==> 12-14 <==
==> flow/design.v <==
module adc_interface (
    input wire clk,
    input wire rst_n,
    input wire [11:0] adc_data,
    input wire adc_valid,
    output reg [11:0] voltage_fb,
    output reg data_ready
);
    always @(posedge clk or negedge rst_n) begin
        if (!rst_n) begin
            voltage_fb <= 12'd0;
            data_ready <= 1'b0;
        end else begin
            if (adc_valid) begin
                voltage_fb <= adc_data;
                data_ready <= 1'b1;
            end else begin
                data_ready <= 1'b0;
            end
        end
    end
endmodule
module pid_controller #(
    parameter DATA_WIDTH = 12,
    parameter KP = 16'd100,
    parameter KI = 16'd10,
    parameter KD = 16'd5,
    parameter SETPOINT = 12'd2048
)(
    input wire clk,
    input wire rst_n,
    input wire [DATA_WIDTH-1:0] feedback,
    input wire fb_valid,
    output reg [9:0] control_out,
    output reg out_valid
);
    reg signed [DATA_WIDTH:0] error;
    reg signed [DATA_WIDTH:0] prev_error;
    reg signed [31:0] integral;
    reg signed [DATA_WIDTH:0] derivative;
    reg signed [31:0] p_term, i_term, d_term;
    reg signed [31:0] pid_sum;
    always @(posedge clk or negedge rst_n) begin
        if (!rst_n) begin
            error <= 0;
            prev_error <= 0;
            integral <= 0;
            derivative <= 0;
            p_term <= 0;
            i_term <= 0;
            d_term <= 0;
            pid_sum <= 0;
            control_out <= 10'd512;
            out_valid <= 1'b0;
        end else if (fb_valid) begin
            error <= SETPOINT - feedback;
            prev_error <= error;
            if (integral + error > 32'sd100000)
                integral <= 32'sd100000;
            else if (integral + error < -32'sd100000)
                integral <= -32'sd100000;
            else
                integral <= integral + error;
            derivative <= error - prev_error;
            p_term <= ($signed({16'd0, KP}) * error) >>> 8;
            i_term <= ($signed({16'd0, KI}) * integral) >>> 16;
            d_term <= ($signed({16'd0, KD}) * derivative) >>> 8;
            pid_sum <= p_term + i_term + d_term + 32'sd512;
            if (pid_sum > 32'sd1023)
                control_out <= 10'd1023;
            else if (pid_sum < 32'sd0)
                control_out <= 10'd0;
            else
                control_out <= pid_sum[9:0];
            out_valid <= 1'b1;
        end else begin
            out_valid <= 1'b0;
        end
    end
endmodule
module pwm_generator #(
    parameter CLK_FREQ = 100_000_000,
    parameter PWM_FREQ = 100_000,
    parameter PWM_RESOLUTION = 10
)(
    input wire clk,
    input wire rst_n,
    input wire [PWM_RESOLUTION-1:0] duty_cycle,
    output reg pwm_out
);
    localparam COUNTER_MAX = CLK_FREQ / PWM_FREQ;
    reg [$clog2(COUNTER_MAX)-1:0] counter;
    reg [PWM_RESOLUTION-1:0] duty_reg;
    reg [PWM_RESOLUTION-1:0] compare_val;
    always @(posedge clk or negedge rst_n) begin
        if (!rst_n) begin
            counter <= 0;
            duty_reg <= 0;
            compare_val <= 0;
            pwm_out <= 1'b0;
        end else begin
            if (counter < COUNTER_MAX - 1) begin
                counter <= counter + 1;
            end else begin
                counter <= 0;
                duty_reg <= duty_cycle;
            end
            compare_val <= (duty_reg * COUNTER_MAX) >> PWM_RESOLUTION;
            pwm_out <= (counter < compare_val) ? 1'b1 : 1'b0;
        end
    end
endmodule
module buck_converter_top #(
    parameter CLK_FREQ = 100_000_000,
    parameter PWM_FREQ = 100_000,
    parameter V_REF = 12'd2048,
    parameter KP = 16'd100,
    parameter KI = 16'd10,
    parameter KD = 16'd5
)(
    input wire clk,
    input wire rst_n,
    input wire [11:0] adc_data,
    input wire adc_valid,
    output wire pwm_out,
    output wire [11:0] voltage_monitor,
    output wire [9:0] duty_cycle_monitor
);
    wire [11:0] voltage_fb;
    wire adc_ready;
    wire [9:0] duty_cycle;
    wire pid_valid;
    adc_interface adc_if (
        .clk(clk),
        .rst_n(rst_n),
        .adc_data(adc_data),
        .adc_valid(adc_valid),
        .voltage_fb(voltage_fb),
        .data_ready(adc_ready)
    );
    pid_controller #(
        .DATA_WIDTH(12),
        .KP(KP),
        .KI(KI),
        .KD(KD),
        .SETPOINT(V_REF)
    ) pid_ctrl (
        .clk(clk),
        .rst_n(rst_n),
        .feedback(voltage_fb),
        .fb_valid(adc_ready),
        .control_out(duty_cycle),
        .out_valid(pid_valid)
    );
    pwm_generator #(
        .CLK_FREQ(CLK_FREQ),
        .PWM_FREQ(PWM_FREQ),
        .PWM_RESOLUTION(10)
    ) pwm_gen (
        .clk(clk),
        .rst_n(rst_n),
        .duty_cycle(duty_cycle),
        .pwm_out(pwm_out)
    );
    assign voltage_monitor = voltage_fb;
    assign duty_cycle_monitor = duty_cycle;
endmodule
==> flow/run.sh <==
#!/bin/bash
# the make line also repeats each setting of config.mk as NAME=value (left out here)
make -C /OpenROAD-flow-scripts/flow DESIGN_CONFIG=/design/flow/config.mk WORK_HOME=/design/flow/orfs CLKGATE_MAP_FILE= finish
==> flow/config.mk <==
export PLATFORM = sky130hd
export DESIGN_NAME = buck_converter_top
export DESIGN_NICKNAME = buck_converter_top
export VERILOG_FILES = /design/flow/design.v
export SDC_FILE = /design/flow/constraint.sdc
export NUM_CORES = 4
export LEC_CHECK = 0
export CAP_MARGIN = 20
export CORE_MARGIN = 2
export CORE_UTILIZATION = 72
export CTS_CLUSTER_DIAMETER = 33
export SETUP_SLACK_MARGIN = -0.33
export SLEW_MARGIN = 20
==> flow/constraint.sdc <==
create_clock -name core_clock -period 3.44 [get_ports {clk}]
set_input_delay 0.6880 -clock core_clock [delete_from_list [all_inputs] [get_ports {clk}]]
set_output_delay 0.6880 -clock core_clock [all_outputs]
set_load 0.01 [all_outputs]
==> 08-03: changes against 12-14 <==
--- a/flow/config.mk
+++ b/flow/config.mk
@@ -6,8 +6,11 @@
 export NUM_CORES = 4
 export LEC_CHECK = 0
+export ABC_AREA = 1
 export CAP_MARGIN = 20
 export CORE_MARGIN = 2
 export CORE_UTILIZATION = 72
 export CTS_CLUSTER_DIAMETER = 33
-export SETUP_SLACK_MARGIN = -0.33
+export MAX_ROUTING_LAYER = met4
+export PLACE_DENSITY_LB_ADDON = 0.01
+export SETUP_SLACK_MARGIN = 1.19
 export SLEW_MARGIN = 20
==> flow/constraint.sdc (replaced) <==
create_clock -name core_clock -period 4.02 [get_ports {clk}]
set_input_delay 0.8040 -clock core_clock [delete_from_list [all_inputs] [get_ports {clk}]]
set_output_delay 0.8040 -clock core_clock [all_outputs]
set_load 0.01 [all_outputs]
==> 05-11: changes against 12-14 <==
--- a/flow/config.mk
+++ b/flow/config.mk
@@ -6,8 +6,9 @@
 export NUM_CORES = 4
 export LEC_CHECK = 0
+export ABC_AREA = 1
 export CAP_MARGIN = 20
 export CORE_MARGIN = 2
 export CORE_UTILIZATION = 72
 export CTS_CLUSTER_DIAMETER = 33
-export SETUP_SLACK_MARGIN = -0.33
+export SETUP_SLACK_MARGIN = 0.46
 export SLEW_MARGIN = 20
==> flow/constraint.sdc (replaced) <==
create_clock -name core_clock -period 4.02 [get_ports {clk}]
set_input_delay 0.8040 -clock core_clock [delete_from_list [all_inputs] [get_ports {clk}]]
set_output_delay 0.8040 -clock core_clock [all_outputs]
set_load 0.01 [all_outputs]
==> qor summary <==
Multi-input gate count: 05-11 1660; 08-03 1661; 12-14 1239
Most frequent cell after synthesis: 05-11 sky130_fd_sc_hd__nand2_1; 08-03 sky130_fd_sc_hd__nand2_1; 12-14 sky130_fd_sc_hd__ha_1
Buffer-and-inverter tally for the worst setup path: 05-11 6; 08-03 5; 12-14 2
Critical Path Max Stage Delay: 05-11 550 ps; 08-03 590 ps; 12-14 460 ps
Routed length on met1: 05-11 17.5 mm; 08-03 22.0 mm; 12-14 21.2 mm
Area of the synthesized netlist per yosys stat: 05-11 16900 um2; 08-03 16900 um2; 12-14 15800 um2
Clock buf/inv share: 05-11 0.0345; 08-03 0.0280; 12-14 0.0309
Final core utilization: 05-11 0.812; 08-03 0.912; 12-14 0.960
Post-Route Setup TNS: 05-11 -55.7 ps; 08-03 -4500 ps; 12-14 -64380 ps
Mux contribution to synthesized area: 05-11 0.00200; 08-03 0.00200; 12-14 0.0399
Total track usage: 05-11 0.344; 08-03 0.467; 12-14 0.448
Weighted congestion at the end of routability-driven global placement: 05-11 0.961; 08-03 0.963; 12-14 0.929
Overall via count from detail_route: 05-11 14900; 08-03 19100; 12-14 17700
Number of clock-tree buffers in the layout: 05-11 17; 08-03 18; 12-14 17
Final worst-path cycle share: 05-11 1.01; 08-03 1.21; 12-14 1.39
Maximum number of pins on one net before global-route repair: 05-11 116; 08-03 102; 12-14 160
Floorplan row count: 05-11 56; 08-03 56; 12-14 54
Number of cells on the worst reg-to-reg path: 05-11 18; 08-03 19; 12-14 18
Initial antenna violation count: 05-11 0; 08-03 3; 12-14 7
Run status: 05-11 complete, but fails checks; 08-03 complete, but fails checks; 12-14 complete, but fails checks
Violated checks: 05-11 negative setup slack; 08-03 negative setup slack; 12-14 negative setup slack
Top routing layer in use: 05-11 met4; 08-03 met4; 12-14 met5

* * *

==> job 1736: inputs <==
Starts from the design.v that is shown in full above.
Settings: LEC_CHECK=0, ABC_AREA=1, CAP_MARGIN=5, CELL_PAD_IN_SITES_GLOBAL_PLACEMENT=3, CORE_MARGIN=2, CORE_UTILIZATION=40, MIN_ROUTING_LAYER=met2, SLEW_MARGIN=5; clock period 10.0 ns.
run.sh (not shown) runs the stock make flow with config.mk's settings and CLKGATE_MAP_FILE=.
==> inputs of job 7835, as changes to job 1736 <==
Settings changed: ABC_AREA 1 to unset, CAP_MARGIN 5 to 20, CELL_PAD_IN_SITES_GLOBAL_PLACEMENT 3 to unset, MIN_ROUTING_LAYER met2 to unset, SLEW_MARGIN 5 to 20.
==> results <==
Job 1736 finished with timing, DRC and antenna clean. Job 7835 went through all stages and came out clean.
Against job 7835, the via count of job 1736 is higher by about 70%.
Non-clock buffer count: job 7835 is higher than job 1736 (2).
Of job 7835 and job 1736, job 1736 has the higher critical path depth (gap 2).
Synthesized area: job 1736 is larger than job 7835 (about 7%).
Maximum frequency: job 7835 is smaller than job 1736 (9.4%).
Of job 7835 and job 1736, job 1736 has the higher first-iteration DRC count (gap about 80%, measured against job 1736).
Between job 7835 and job 1736, the lower worst hold slack is in job 1736 (gap 0.0082 ns).

* * *

==> v37: inputs <==
// buck_converter_top: RTL as listed in full above, without the edits since
clock: 4.89 ns
lec_check: 0
cap_margin: 20
core_margin: 2
core_utilization: 40
slew_margin: 20
==> inputs of v7, as changes to v37 <==
Settings changed: CTS_CLUSTER_DIAMETER set to 224, CTS_CLUSTER_SIZE set to 98, PLACE_DENSITY set to 0.35, TNS_END_PERCENT set to 10.
==> flow/constraint.sdc (replaced) <==
create_clock -name core_clock -period 10.0 [get_ports {clk}]
set_input_delay 2.0000 -clock core_clock [delete_from_list [all_inputs] [get_ports {clk}]]
set_output_delay 2.0000 -clock core_clock [all_outputs]
set_load 0.01 [all_outputs]
==> inputs of v21, as changes to v37 <==
Settings changed: CORE_UTILIZATION 40 to 69, CTS_CLUSTER_DIAMETER set to 33.
==> flow/constraint.sdc (replaced) <==
create_clock -name core_clock -period 4.02 [get_ports {clk}]
set_input_delay 0.8040 -clock core_clock [delete_from_list [all_inputs] [get_ports {clk}]]
set_output_delay 0.8040 -clock core_clock [all_outputs]
set_load 0.01 [all_outputs]
==> results <==
| quantity | v37 | v21 | v7 |
|---|---|---|---|
| Run status | no timing/DRC/antenna violations | complete, but fails checks | no timing/DRC/antenna violations |
| Violated checks | - | negative setup slack | - |
| Total negative setup slack | 0 ps | -139.6 ps | 0 ps |
| Number of setup violations in the final report | 0 | 3 | 0 |
| Critical Path End | pid_ctrl.integral[0]$_DFFE_PN0P_ | pwm_gen.compare_val[9]$_DFF_PN0_ | pid_ctrl.integral[9]$_DFFE_PN0P_ |
| Combinational Area | 10120 sq um | 10720 sq um | 10120 sq um |
| Post-layout instance count excluding filler cells | 2196 | 2112 | 2188 |
| Critical hold path startpoint | pwm_gen.counter[0]$_DFF_PN0_ | - | pid_ctrl.pid_sum[5]$_DFFE_PN0P_ |
| Register-to-register path setup slack | 320 ps | -70 ps | 5260 ps |
| Worst rel slew slack | 0.3974 | 0.4282 | 0.4162 |
| Wire length on met3 | 693 microns | 1414 microns | 753 microns |
| Beginning of the worst register-to-register path | pid_ctrl.error[0]$_DFFE_PN0P_ | pwm_gen.duty_reg[2]$_DFFE_PN0N_ | pid_ctrl.error[12]$_DFFE_PN0P_ |
| Cell count of the worst reg-to-reg path | 18 | 18 | 16 |

* * *

==> inputs of v10 <==
// buck_converter_top: RTL as listed in full above, without the edits since
export LEC_CHECK = 0
export ABC_AREA = 1
export CAP_MARGIN = 20
export CORE_ASPECT_RATIO = 0.5
export CORE_MARGIN = 2
export CORE_UTILIZATION = 72
export CTS_CLUSTER_DIAMETER = 396
export CTS_CLUSTER_SIZE = 99
export PLACE_DENSITY = 0.36
export SLEW_MARGIN = 20
export TNS_END_PERCENT = 10
create_clock -name core_clock -period 3.5 [get_ports {clk}]
==> v29: changes against v10 <==
==> flow/config.mk (replaced) <==
export PLATFORM = sky130hd
export DESIGN_NAME = buck_converter_top
export DESIGN_NICKNAME = buck_converter_top
export VERILOG_FILES = /design/flow/design.v
export SDC_FILE = /design/flow/constraint.sdc
export NUM_CORES = 4
export LEC_CHECK = 0
export CAP_MARGIN = 0
export CORE_MARGIN = 2
export CORE_UTILIZATION = 72
export CTS_CLUSTER_DIAMETER = 47
export SLEW_MARGIN = 20
==> flow/constraint.sdc (replaced) <==
create_clock -name core_clock -period 3.8 [get_ports {clk}]
set_input_delay 0.7600 -clock core_clock [delete_from_list [all_inputs] [get_ports {clk}]]
set_output_delay 0.7600 -clock core_clock [all_outputs]
set_load 0.01 [all_outputs]
==> notes <==
Against v10, the critical path depth of v29 is lower by 3.
Against v29, the routed wire length of v10 is lower by about 17%.
Between v10 and v29, the lower non-clock buffer count is in v10 (gap 182).
In sequential cell count, v10 and v29 do not differ.
Between v29 and v10, the lower worst hold slack is in v10 (gap 0.092 ns).
v10 finished but fails on negative setup slack. v29 completed and failed the layout checks on negative setup slack.
In v10 the final cell count is larger than in v29, by 21%.

* * *

==> inputs of quartz <==
// buck_converter_top: RTL as listed in full above, without the edits since
clock: 2.93 ns
lec_check: 0
abc_area: 1
cap_margin: 20
core_margin: 2
core_utilization: 64
cts_cluster_diameter: 397
cts_cluster_size: 100
setup_slack_margin: 0.65
slew_margin: 20
==> inputs of indigo, as changes to quartz <==
CORE_UTILIZATION = 70   (was 64)
CTS_CLUSTER_DIAMETER = 47   (was 397)
CTS_CLUSTER_SIZE = not set   (was 100)
PLACE_DENSITY = 0.77   (was not set)
SETUP_SLACK_MARGIN = not set   (was 0.65)
==> flow/constraint.sdc (replaced) <==
create_clock -name core_clock -period 3.54 [get_ports {clk}]
set_input_delay 0.7080 -clock core_clock [delete_from_list [all_inputs] [get_ports {clk}]]
set_output_delay 0.7080 -clock core_clock [all_outputs]
set_load 0.01 [all_outputs]
==> inputs of nickel, as changes to quartz <==
ABC_AREA = not set   (was 1)
CORE_UTILIZATION = 40   (was 64)
CTS_CLUSTER_DIAMETER = not set   (was 397)
CTS_CLUSTER_SIZE = not set   (was 100)
GPL_ROUTABILITY_DRIVEN = 0   (was not set)
MAX_ROUTING_LAYER = met4   (was not set)
SETUP_SLACK_MARGIN = not set   (was 0.65)
==> flow/constraint.sdc (replaced) <==
create_clock -name core_clock -period 10.0 [get_ports {clk}]
set_input_delay 2.0000 -clock core_clock [delete_from_list [all_inputs] [get_ports {clk}]]
set_output_delay 2.0000 -clock core_clock [all_outputs]
set_load 0.01 [all_outputs]
==> inputs of xenon, as changes to quartz <==
ABC_AREA = not set   (was 1)
CORE_UTILIZATION = 72   (was 64)
CTS_CLUSTER_DIAMETER = 47   (was 397)
CTS_CLUSTER_SIZE = not set   (was 100)
PLACE_DENSITY = 0.94   (was not set)
SETUP_SLACK_MARGIN = not set   (was 0.65)
==> flow/constraint.sdc (replaced) <==
create_clock -name core_clock -period 4.05 [get_ports {clk}]
set_input_delay 0.8100 -clock core_clock [delete_from_list [all_inputs] [get_ports {clk}]]
set_output_delay 0.8100 -clock core_clock [all_outputs]
set_load 0.01 [all_outputs]
==> impl_metrics.sql <==
-- generated from flow reports
INSERT INTO impl_metrics (metric_group, metric, value, unit) VALUES
('outcome', 'outcome', 'failed layout checks', ''),
('outcome', 'layout.failed_checks', 'setup timing', ''),
('yosys', 'top_cell', 'sky130_fd_sc_hd__ha_1', ''),
('global_routing', 'met2_usage', '74.43', '%'),
('yosys', 'area_leaders', 'sky130_fd_sc_hd__dfrtp_1 (30%), sky130_fd_sc_hd__ha_1 (18%), sky130_fd_sc_hd__fa_1 (7.5%)', ''),
('timing', 'setup_slack', '-1673', 'ps'),
('yosys', 'postSynthCellCount', '1645', ''),
('clocking', 'cts.repair.resized', '39', ''),
('yosys', 'yosys-mux-area-fraction', '3.992', '%'),
('yosys', 'post_synth_most_frequent_cells', 'sky130_fd_sc_hd__ha_1 (226), sky130_fd_sc_hd__dfrtp_1 (191), sky130_fd_sc_hd__inv_1 (162)', ''),
('timing', 'report.final.setup_viol', '62', ''),
('yosys', 'fa_ha_area_share', '25.43', '%'),
('placement', 'gp_routability_congestion', '0.9340', ''),
('placement', 'pre_cts_slack', '-312.3', 'ps'),
('placement', 'dpl.hpwl', '30950', 'um'),
('yosys', 'syn_avg_cell_area', '9.584', 'sq um'),
('yosys', 'synth-area-yosys', '15770', 'sq um'),
('floorplan', 'die.size.y', '152.0', 'um');
[end of results for xenon]
==> impl_metrics.sql <==
-- generated from flow reports
INSERT INTO impl_metrics (metric_group, metric, value, unit) VALUES
('yosys', 'yosys-mux-area-fraction', '3.992', '%'),
('yosys', 'post_synth_most_frequent_cells', 'sky130_fd_sc_hd__ha_1 (226), sky130_fd_sc_hd__dfrtp_1 (191), sky130_fd_sc_hd__inv_1 (162)', ''),
('outcome', 'outcome', 'finished clean', ''),
('yosys', 'top_cell', 'sky130_fd_sc_hd__ha_1', ''),
('yosys', 'synth-area-yosys', '15770', 'sq um'),
('timing', 'report.final.setup_viol', '0', ''),
('yosys', 'syn_avg_cell_area', '9.584', 'sq um'),
('timing', 'setup_slack', '5273', 'ps'),
('yosys', 'area_leaders', 'sky130_fd_sc_hd__dfrtp_1 (30%), sky130_fd_sc_hd__ha_1 (18%), sky130_fd_sc_hd__fa_1 (7.5%)', '');
[end of results for nickel]
==> impl_metrics.sql <==
-- generated from flow reports
INSERT INTO impl_metrics (metric_group, metric, value, unit) VALUES
('yosys', 'synth-area-yosys', '16860', 'sq um'),
('yosys', 'yosys-mux-area-fraction', '0.2003', '%'),
('timing', 'report.final.setup_viol', '9', ''),
('timing', 'setup_slack', '-675.7', 'ps'),
('outcome', 'layout.failed_checks', 'setup timing', ''),
('yosys', 'top_cell', 'sky130_fd_sc_hd__nand2_1', ''),
('clocking', 'cts.repair.resized', '21', ''),
('global_routing', 'met2_usage', '61.52', '%'),
('yosys', 'postSynthCellCount', '2241', ''),
('placement', 'dpl.hpwl', '32040', 'um'),
('yosys', 'syn_avg_cell_area', '7.526', 'sq um'),
('placement', 'pre_cts_slack', '-481.5', 'ps'),
('yosys', 'post_synth_most_frequent_cells', 'sky130_fd_sc_hd__nand2_1 (619), sky130_fd_sc_hd__inv_1 (340), sky130_fd_sc_hd__ha_1 (226)', ''),
('outcome', 'outcome', 'failed layout checks', ''),
('placement', 'gp_routability_congestion', '0.9399', '');
[end of results for indigo]
==> impl_metrics.sql <==
-- load yosys + openroad results
INSERT INTO impl_metrics (metric_group, metric, value, unit) VALUES
('placement', 'pre_cts_slack', '-1098', 'ps'),
('yosys', 'top_cell', 'sky130_fd_sc_hd__nand2_1', ''),
('yosys', 'syn_avg_cell_area', '7.526', 'sq um'),
('clocking', 'cts.repair.resized', '358', ''),
('yosys', 'area_leaders', 'sky130_fd_sc_hd__dfrtp_1 (28%), sky130_fd_sc_hd__ha_1 (17%), sky130_fd_sc_hd__nand2_1 (14%)', ''),
('yosys', 'post_synth_most_frequent_cells', 'sky130_fd_sc_hd__nand2_1 (619), sky130_fd_sc_hd__inv_1 (340), sky130_fd_sc_hd__ha_1 (226)', ''),
('yosys', 'postSynthCellCount', '2241', ''),
('placement', 'gp_routability_congestion', '0.9680', ''),
('outcome', 'run.stop_error', '[ERROR GRT-0232] Routing congestion too high. Check the congestion heatmap in the GUI.', ''),
('yosys', 'compound_area_share', '11.54', '%'),
('clocking', 'cts_buffer_depth', '2', ''),
('yosys', 'synth_xor_xnor_area_share', '3.257', '%'),
('yosys', 'yosys-mux-area-fraction', '0.2003', '%'),
('floorplan', 'die.size.y', '166.3', 'um'),
('yosys', 'synth-area-yosys', '16860', 'sq um'),
('outcome', 'lastStage', 'global routing (5_1_grt)', ''),
('yosys', 'fa_ha_area_share', '23.77', '%'),
('outcome', 'outcome', 'did not finish', '');
[end of results for quartz]
